Design dct_4x4_core, start of the top module:
module dct_4x4_core (
    input          clk,
    input          reset,
    input          i_valid,
    output         i_ready,
    input  [255:0] i_data,
    output         o_valid,
    input          o_ready,
    output [255:0] o_data
);
    dct_4x4 #(
        .PERF_OPT_ROW(1),
        .PERF_OPT_COL(1)
    ) u_dct_4x4 (
        .clk    (clk),
        .reset  (reset),
        .i_valid(i_valid),
        .i_ready(i_ready),
        .i_data (i_data),
        .o_valid(o_valid),
        .o_ready(o_ready),
        .o_data (o_data)
    );
endmodule
Size: about 11000 cells after synthesis, roughly 1000 flip-flops, about 520 I/O pins, ~0.081 sq mm of cells after synthesis.
make LEC_CHECK=0 ABC_AREA=1 CAP_MARGIN=20 CELL_PAD_IN_SITES_DETAIL_PLACEMENT=1 CELL_PAD_IN_SITES_GLOBAL_PLACEMENT=3 CORE_MARGIN=2 CORE_UTILIZATION=34 CTS_CLUSTER_DIAMETER=55 CTS_CLUSTER_SIZE=69 HOLD_SLACK_MARGIN=0.25 MAX_ROUTING_LAYER=met4 MIN_ROUTING_LAYER=met2 PLACE_DENSITY_LB_ADDON=0.28 SETUP_SLACK_MARGIN=0.34 SLEW_MARGIN=0 finish   # period 4.0 ns
run.sh (not shown) runs the stock make flow with config.mk's settings and CLKGATE_MAP_FILE=.
The starting point finished clean.
Rerun with:
CORE_UTILIZATION = 65   (was 34)
CTS_CLUSTER_DIAMETER = 43   (was 55)
CTS_CLUSTER_SIZE = 66   (was 69)
HOLD_SLACK_MARGIN = unset   (was 0.25)
clock period = 3.43 ns   (was 4.0 ns; I/O delays follow)
This time the run failed in global placement without I/O, error FLW-0024.
Synthesized cell count is unchanged.
Synthesized area stays the same.
Die size fell by 47%.

* * *

Starting RTL as in the previous note.
==> flow/config.mk <==
export PLATFORM = sky130hd
export DESIGN_NAME = dct_4x4_core
export DESIGN_NICKNAME = dct_4x4_core
export VERILOG_FILES = /design/flow/design.v
export SDC_FILE = /design/flow/constraint.sdc
export NUM_CORES = 4
export LEC_CHECK = 0
export CAP_MARGIN = 40
export CORE_MARGIN = 2
export CORE_UTILIZATION = 72
export CTS_CLUSTER_DIAMETER = 252
export HOLD_SLACK_MARGIN = 0.29
export MAX_ROUTING_LAYER = met4
export SETUP_SLACK_MARGIN = -0.35
export SLEW_MARGIN = 20
==> flow/constraint.sdc <==
create_clock -name core_clock -period 3.68 [get_ports {clk}]
set_input_delay 0.7360 -clock core_clock [delete_from_list [all_inputs] [get_ports {clk}]]
set_output_delay 0.7360 -clock core_clock [all_outputs]
set_load 0.01 [all_outputs]
The first run completed, yet does not pass: setup timing.
==> next run, changes <==
Settings changed: CAP_MARGIN 40 to 20, CORE_UTILIZATION 72 to 38, CTS_CLUSTER_DIAMETER 252 to not set, HOLD_SLACK_MARGIN 0.29 to not set, MAX_ROUTING_LAYER met4 to not set, PLACE_DENSITY set to 0.6, SETUP_SLACK_MARGIN -0.35 to not set.
Clock period 3.68 ns to 4.74 ns, I/O delays scaled along.
Result:
- The changed run produced a clean layout
- worst setup slack improved by 0.70 ns
- clock skew climbs by 0.0032 ns
- wire length shrinks by 11%
- global-route usage fell by 26 points
- cell area drops by 4.1%
==> next run, changes <==
Settings changed: CORE_UTILIZATION 38 to 72, PLACE_DENSITY 0.6 to 0.39.
Clock period 4.74 ns to 3.43 ns, I/O delays scaled along.
The new run failed in 5_1_grt.
Synthesized cell count stays the same.
Area after synthesis stays the same.
Die area went down by 47%.
==> next run, changes <==
Settings changed: CTS_CLUSTER_DIAMETER set to 360, PLACE_DENSITY 0.39 to 0.6.
Clock period 3.43 ns to 3.76 ns, I/O delays scaled along.
- This time the run reached the layout checks and failed them: setup timing
- die size does not change
- synthesized area does not change
- synthesized cell count does not change
==> next run, changes <==
Settings changed: CORE_UTILIZATION 72 to 40, CTS_CLUSTER_DIAMETER 360 to not set.
Clock period 3.76 ns to 4.07 ns, I/O delays scaled along.
Effect:
- The new run finished with setup timing left
- final area falls by a few percent
- sequential share of layout area went up by 0.43 points
- flip-flop count does not change
- final cell count is higher by a little under a tenth
- setup slack improves by 0.39 ns
- register-to-register slack improves by 0.39 ns
- global-route usage is lower by 19 points
- clock skew is higher by 0.031 ns
- via count came out lower by roughly a tenth

* * *

== oak ==
dct_4x4_core again, from the RTL that the note above started with.
make LEC_CHECK=0 ABC_AREA=1 CAP_MARGIN=20 CORE_MARGIN=2 CORE_UTILIZATION=70 CTS_CLUSTER_DIAMETER=215 MAX_ROUTING_LAYER=met4 SETUP_SLACK_MARGIN=0.34 SLEW_MARGIN=20 finish   # period 4.92 ns
The following lists how pine was set up differently from oak:
Settings: clearing ABC_AREA, which used to be 1; swapping 215 for 200 in CTS_CLUSTER_DIAMETER; swapping 20 for 0 in CAP_MARGIN; swapping 4.92 for 5.56 in the clock period (ns, I/O delays scaled along).
--- outcome ---
pine and oak ended up with roughly the same fraction of the core area occupied by cells at floorplan. Against oak, pine comes in 2.2 points higher on share of cell area taken by multi-input logic gates. When pine is set beside oak, its met2 track utilization from global routing turns out to be 1.2 points smaller. u_dct_4x4.col_out[6][13] as the endpoint of the worst setup timing path was reported by pine, and u_dct_4x4.row_out[8][8] by oak. pine vs. oak: post-synthesis to final-layout area growth went up by 0.26 points; fraction of area in non-clock buffers ~0 delta; setup slack went up. Clock tree cell share of total cell area: pine vs oak up 0.23 points.
diff inputs: pine => birch
Settings: CORE_UTILIZATION: 70 -> 40; MAX_ROUTING_LAYER: met4 -> unset; CTS_CLUSTER_DIAMETER: 200 -> unset; SETUP_SLACK_MARGIN: 0.34 -> unset; CAP_MARGIN: 0 -> 20; PLACE_DENSITY: unset -> 0.6; the clock period (ns, I/O delays scaled along): 5.56 -> 4.74.
Findings:
There was hardly any difference in post-CTS clock slew at the launch and capture registers of the worst setup and hold paths between birch and pine.
Via count (birch over pine): decrease, about 5%
Of the two values seen for uppermost layer routed, met5 was produced by birch and met4 by pine.
Initial antenna violation count in birch is 1 lower than in pine
There was hardly any difference in sequential standard cell area between pine and birch.
Going from pine to birch, biggest cell delay along the critical path moved down.
Number of tap instances (lower): pine
Critical path depth in cells (lower): pine
Setup changes, birch to maple
Settings: a change of CORE_UTILIZATION from 40 to 9; a change of the clock period (ns, I/O delays scaled along) from 4.74 to 6.05.
--- outcome ---
Re post-synthesis to final-layout area growth: maple and birch aren't equal, and the higher value belongs to maple.
Of the two values seen for capturing element of the worst setup path, u_dct_4x4.col_out[14][13] was produced by birch and i_ready by maple.
sky130_fd_sc_hd__fa_1 as the library cell contributing the largest single delay on the critical path was reported by birch, and sky130_fd_sc_hd__clkdlybuf4s50_1 by maple.
Higher tapcell count among maple and birch: maple
Relative to birch, clock skew has increased by 0.063 ns in maple.
maple reports its critical path class as input pin to primary output while birch reports flop to flop.
Comparing maple and birch, the higher smallest hold slack was measured on birch.
| non-clock buffer count in the final layout | maple vs birch | about 14% lower |
Modified inputs, cedar compared to maple
Settings: a change of CORE_UTILIZATION from 9 to 40; an added SETUP_SLACK_MARGIN of 0.72; a change of the clock period (ns, I/O delays scaled along) from 6.05 to 4.74.
Results
Cmp maple and cedar / total detailed-routing wirelength / higher: maple
Reported for maple and cedar, post-synthesis chip area from yosys turned out identical to the last digit.
cedar vs maple: register-to-register slack down in cedar
Final worst slack (higher): maple

* * *

dct_4x4_core again, from the RTL that the note above started with.
==> flow/design.v (excerpt) <==
module dct_4x4_core (
    input          clk,
    input          reset,
    input          i_valid,
    output         i_ready,
    input  [255:0] i_data,
    output         o_valid,
    input          o_ready,
    output [255:0] o_data
);
clock: 3.17 ns
lec_check: 0
abc_area: 1
cap_margin: 20
core_margin: 2
core_utilization: 71
cts_cluster_diameter: 220
max_routing_layer: met4
place_density_lb_addon: 0.05
slew_margin: 20
The baseline failed in global routing, error GRT-0116.
==> next run, changes <==
- ABC_AREA: 1 -> not set
- CORE_UTILIZATION: 71 -> 72
- CTS_CLUSTER_DIAMETER: 220 -> 363
- CTS_CLUSTER_SIZE: not set -> 25
- MAX_ROUTING_LAYER: met4 -> not set
- PLACE_DENSITY_LB_ADDON: 0.05 -> not set
- clock period: 3.17 -> 3.93 ns (I/O delays scaled with it)
=>
- The changed run finished but failed the layout checks on setup timing
- die area is lower by about 7%
- synthesized area decreases by 6.1%
- synthesized cell count is lower by 17%
==> next run, changes <==
- CTS_CLUSTER_DIAMETER: 363 -> 288
- CTS_CLUSTER_SIZE: 25 -> 98
- PLACE_DENSITY: not set -> 0.39
- clock period: 3.93 -> 3.27 ns (I/O delays scaled with it)
Result:
- Now the flow did not get past global routing, error GRT-0228
- die area is unchanged
- synthesized cell count does not change
- area after synthesis is unchanged
==> next run, changes <==
- CORE_UTILIZATION: 72 -> 66
- CTS_CLUSTER_DIAMETER: 288 -> not set
- CTS_CLUSTER_SIZE: 98 -> not set
- PLACE_DENSITY: 0.39 -> 0.6
- clock period: 3.27 -> 3.98 ns (I/O delays scaled with it)
Result: This time the run reached the layout checks and failed them: setup timing. Die size is higher by a little under a tenth. Area after synthesis stays the same. Synthesized cell count is unchanged.
==> next run, changes <==
- CORE_UTILIZATION: 66 -> 72
- CTS_CLUSTER_DIAMETER: not set -> 27
- SETUP_SLACK_MARGIN: not set -> 1.11
- clock period: 3.98 -> 3.76 ns (I/O delays scaled with it)
Result: This time the run aborted during global routing. Die size went down by 8.2%. Area after synthesis does not change. Synthesized cell count stays the same.
==> next run, changes <==
- CTS_CLUSTER_DIAMETER: 27 -> 102
- MAX_ROUTING_LAYER: not set -> met4
- PLACE_DENSITY: 0.6 -> not set
- SETUP_SLACK_MARGIN: 1.11 -> not set
- clock period: 3.76 -> 3.93 ns (I/O delays scaled with it)
What happened: This time the run completed, yet does not pass: setup timing; synthesized area does not change; die size stays the same; synthesized cell count stays the same.

* * *

== exp/quartz ==
Starting RTL as in the previous note.
clock: 7.98 ns
lec_check: 0
abc_area: 1
cap_margin: 0
core_aspect_ratio: 1.93
core_margin: 5
core_utilization: 36
cts_cluster_diameter: 297
place_density_lb_addon: 0.21
setup_slack_margin: 0.7
slew_margin: 10
tns_end_percent: 85
What exp/amber does differently from exp/quartz at the input level:
# exp/quartz
export LEC_CHECK = 0
export ABC_AREA = 1
export CAP_MARGIN = 0
export CORE_ASPECT_RATIO = 1.93
export CORE_MARGIN = 5
export CORE_UTILIZATION = 36
export CTS_CLUSTER_DIAMETER = 297
export PLACE_DENSITY_LB_ADDON = 0.21
export SETUP_SLACK_MARGIN = 0.7
export SLEW_MARGIN = 10
export TNS_END_PERCENT = 85
create_clock -name core_clock -period 7.98 [get_ports {clk}]
# exp/amber
export LEC_CHECK = 0
export CAP_MARGIN = 20
export CORE_MARGIN = 2
export CORE_UTILIZATION = 66
export SLEW_MARGIN = 20
create_clock -name core_clock -period 3.93 [get_ports {clk}]
[summary]
The layout from exp/amber, despite a flow that completed every stage, fails the layout checks, with the failing checks listed as negative setup slack. [exp/amber] met2 track demand over resource in global routing rose 19 points relative to exp/quartz. For exp/quartz, the type of the setup path with the least slack was input pin to output port, unlike exp/amber, where it was register to register. exp/amber vs exp/quartz — area of the die dropped by more than a quarter. Diff exp/quartz -> exp/amber | tally of filler cells in the layout | down by more than half. On clock transition at the register clock pins on the worst setup and hold paths after CTS, exp/quartz and exp/amber are neck and neck. Changes observed in exp/amber relative to exp/quartz: total placed instance area shrank by about 4%. exp/quartz was larger in final cell area than exp/amber.
Input changes introduced in exp/pepper (baseline for comparison: exp/amber):
# exp/amber
export LEC_CHECK = 0
export CAP_MARGIN = 20
export CORE_MARGIN = 2
export CORE_UTILIZATION = 66
export SLEW_MARGIN = 20
create_clock -name core_clock -period 3.93 [get_ports {clk}]
# exp/pepper
export LEC_CHECK = 0
export CAP_MARGIN = 20
export CORE_MARGIN = 2
export CORE_UTILIZATION = 72
export CTS_CLUSTER_DIAMETER = 28
export PLACE_DENSITY = 0.6
export SETUP_SLACK_MARGIN = 0.99
export SLEW_MARGIN = 20
create_clock -name core_clock -period 3.76 [get_ports {clk}]
==> results <==
exp/amber finished all stages; however, its layout fails the closing checks, the failures being negative setup slack.
In the summary table, exp/pepper is marked failed, with error GRT-0232 raised in global routing.
On area of the core region: exp/pepper sits below exp/amber.
exp/pepper vs exp/amber, instance area at placement went up by 930 um2.
Total of cells resized after clock tree synthesis: exp/pepper vs exp/amber up 344
exp/pepper: sum of net half-perimeters after detailed placement about 3% above exp/amber
Final estimated routing congestion in global placement is higher on exp/pepper
Delta (exp/pepper minus exp/amber): initial cell density of the core now sits higher; number of cells in the design after placement went down by 136; count of standard-cell rows shows a reduction of 5.
Die size (exp/pepper / exp/amber): 0.918
exp/pepper reports a higher number of levels in the clock H-tree than exp/amber does.
Modified inputs, exp/fjord compared to exp/pepper
# exp/pepper
export LEC_CHECK = 0
export CAP_MARGIN = 20
export CORE_MARGIN = 2
export CORE_UTILIZATION = 72
export CTS_CLUSTER_DIAMETER = 28
export PLACE_DENSITY = 0.6
export SETUP_SLACK_MARGIN = 0.99
export SLEW_MARGIN = 20
create_clock -name core_clock -period 3.76 [get_ports {clk}]
# exp/fjord
export LEC_CHECK = 0
export CAP_MARGIN = 20
export CORE_MARGIN = 2
export CORE_UTILIZATION = 72
export CTS_CLUSTER_DIAMETER = 252
export HOLD_SLACK_MARGIN = -0.08
export MAX_ROUTING_LAYER = met4
export SETUP_SLACK_MARGIN = 0.34
export SLEW_MARGIN = 20
create_clock -name core_clock -period 4.04 [get_ports {clk}]
[exp/fjord] flow finished | final checks: failed | reasons: negative setup slack. When exp/fjord is measured against exp/pepper, its CTS H-tree depth turns out 1 lower. Diff exp/pepper..exp/fjord | yosys stat cell total | unchanged. exp/fjord vs exp/pepper: total CTS buffers down by more than a quarter. Reported for exp/fjord and exp/pepper, die width turned out identical to the last digit. In terms of average instance area after synthesis, exp/fjord and exp/pepper differ only marginally. Any difference in number of standard cells after synthesis between exp/fjord and exp/pepper is small enough to ignore.

* * *

Starting RTL as in the previous note.
## dct_4x4_core
module dct_4x4_core (
    input          clk,
    input          reset,
    input          i_valid,
    output         i_ready,
    input  [255:0] i_data,
    output         o_valid,
    input          o_ready,
    output [255:0] o_data
);
==> flow/config.mk <==
export PLATFORM = sky130hd
export DESIGN_NAME = dct_4x4_core
export DESIGN_NICKNAME = dct_4x4_core
export VERILOG_FILES = /design/flow/design.v
export SDC_FILE = /design/flow/constraint.sdc
export NUM_CORES = 4
export LEC_CHECK = 0
export CAP_MARGIN = 40
export CORE_MARGIN = 2
export CORE_UTILIZATION = 72
export CTS_CLUSTER_DIAMETER = 140
export CTS_CLUSTER_SIZE = 17
export HOLD_SLACK_MARGIN = 0.29
export MAX_ROUTING_LAYER = met5
export SETUP_SLACK_MARGIN = -0.35
export SLEW_MARGIN = 20
==> flow/constraint.sdc <==
create_clock -name core_clock -period 3.45 [get_ports {clk}]
set_input_delay 0.6900 -clock core_clock [delete_from_list [all_inputs] [get_ports {clk}]]
set_output_delay 0.6900 -clock core_clock [all_outputs]
set_load 0.01 [all_outputs]
The starting point completed and failed the layout checks on setup timing.
==> next run, changes <==
Settings changed: MAX_ROUTING_LAYER met5 to met4.
Clock period 3.45 ns to 3.63 ns, I/O delays scaled along.
The new run produced a layout that fails on setup timing.
Design area came out lower by a few percent.
Flip-flop count is unchanged.

* * *

== Q ==
dct_4x4_core again, from the RTL that the note above started with.
// dct_4x4_core
module dct_4x4_core (
    input          clk,
    input          reset,
    input          i_valid,
    output         i_ready,
    input  [255:0] i_data,
    output         o_valid,
    input          o_ready,
    output [255:0] o_data
);
    dct_4x4 #(
        .PERF_OPT_ROW(1),
        .PERF_OPT_COL(1)
    ) u_dct_4x4 (
        .clk    (clk),
        .reset  (reset),
        .i_valid(i_valid),
        .i_ready(i_ready),
        .i_data (i_data),
        .o_valid(o_valid),
        .o_ready(o_ready),
        .o_data (o_data)
    );
endmodule
clock: 3.43 ns
lec_check: 0
abc_area: 1
cap_margin: 20
cell_pad_in_sites_detail_placement: 1
cell_pad_in_sites_global_placement: 3
core_margin: 2
core_utilization: 65
cts_cluster_diameter: 43
cts_cluster_size: 69
hold_slack_margin: 0.25
max_routing_layer: met4
min_routing_layer: met2
place_density_lb_addon: 0.28
setup_slack_margin: 0.34
slew_margin: 0
Q | ERROR | global placement without I/O
Here is what was changed in the inputs of R compared with Q.
- a change of SLEW_MARGIN from 0 to 20
- a deleted ABC_AREA that had been 1
- a deleted CELL_PAD_IN_SITES_DETAIL_PLACEMENT that had been 1
- a change of CTS_CLUSTER_DIAMETER from 43 to 348
- an added TNS_END_PERCENT of 5
- a deleted PLACE_DENSITY_LB_ADDON that had been 0.28
- a deleted CTS_CLUSTER_SIZE that had been 69
- a change of CORE_UTILIZATION from 65 to 70
- a deleted CELL_PAD_IN_SITES_GLOBAL_PLACEMENT that had been 3
- a deleted HOLD_SLACK_MARGIN that had been 0.25
- a deleted MIN_ROUTING_LAYER that had been met2
- a change of the clock period (ns, I/O delays scaled along) from 3.43 to 4.92
## What came out
Q: it failed during global placement without I/O, and the tool reported FLW-0024.
Having completed the whole flow, R delivered a layout that passed the timing, design-rule and antenna checks.
[compare] base=Q new=R: share of cell area taken by muxes after synthesis rose 0.29 points; average instance area after synthesis rose about 13%; die area fell 16000 µm²; fraction of synthesized cell area in xor and xnor cells rose 1.7 points.
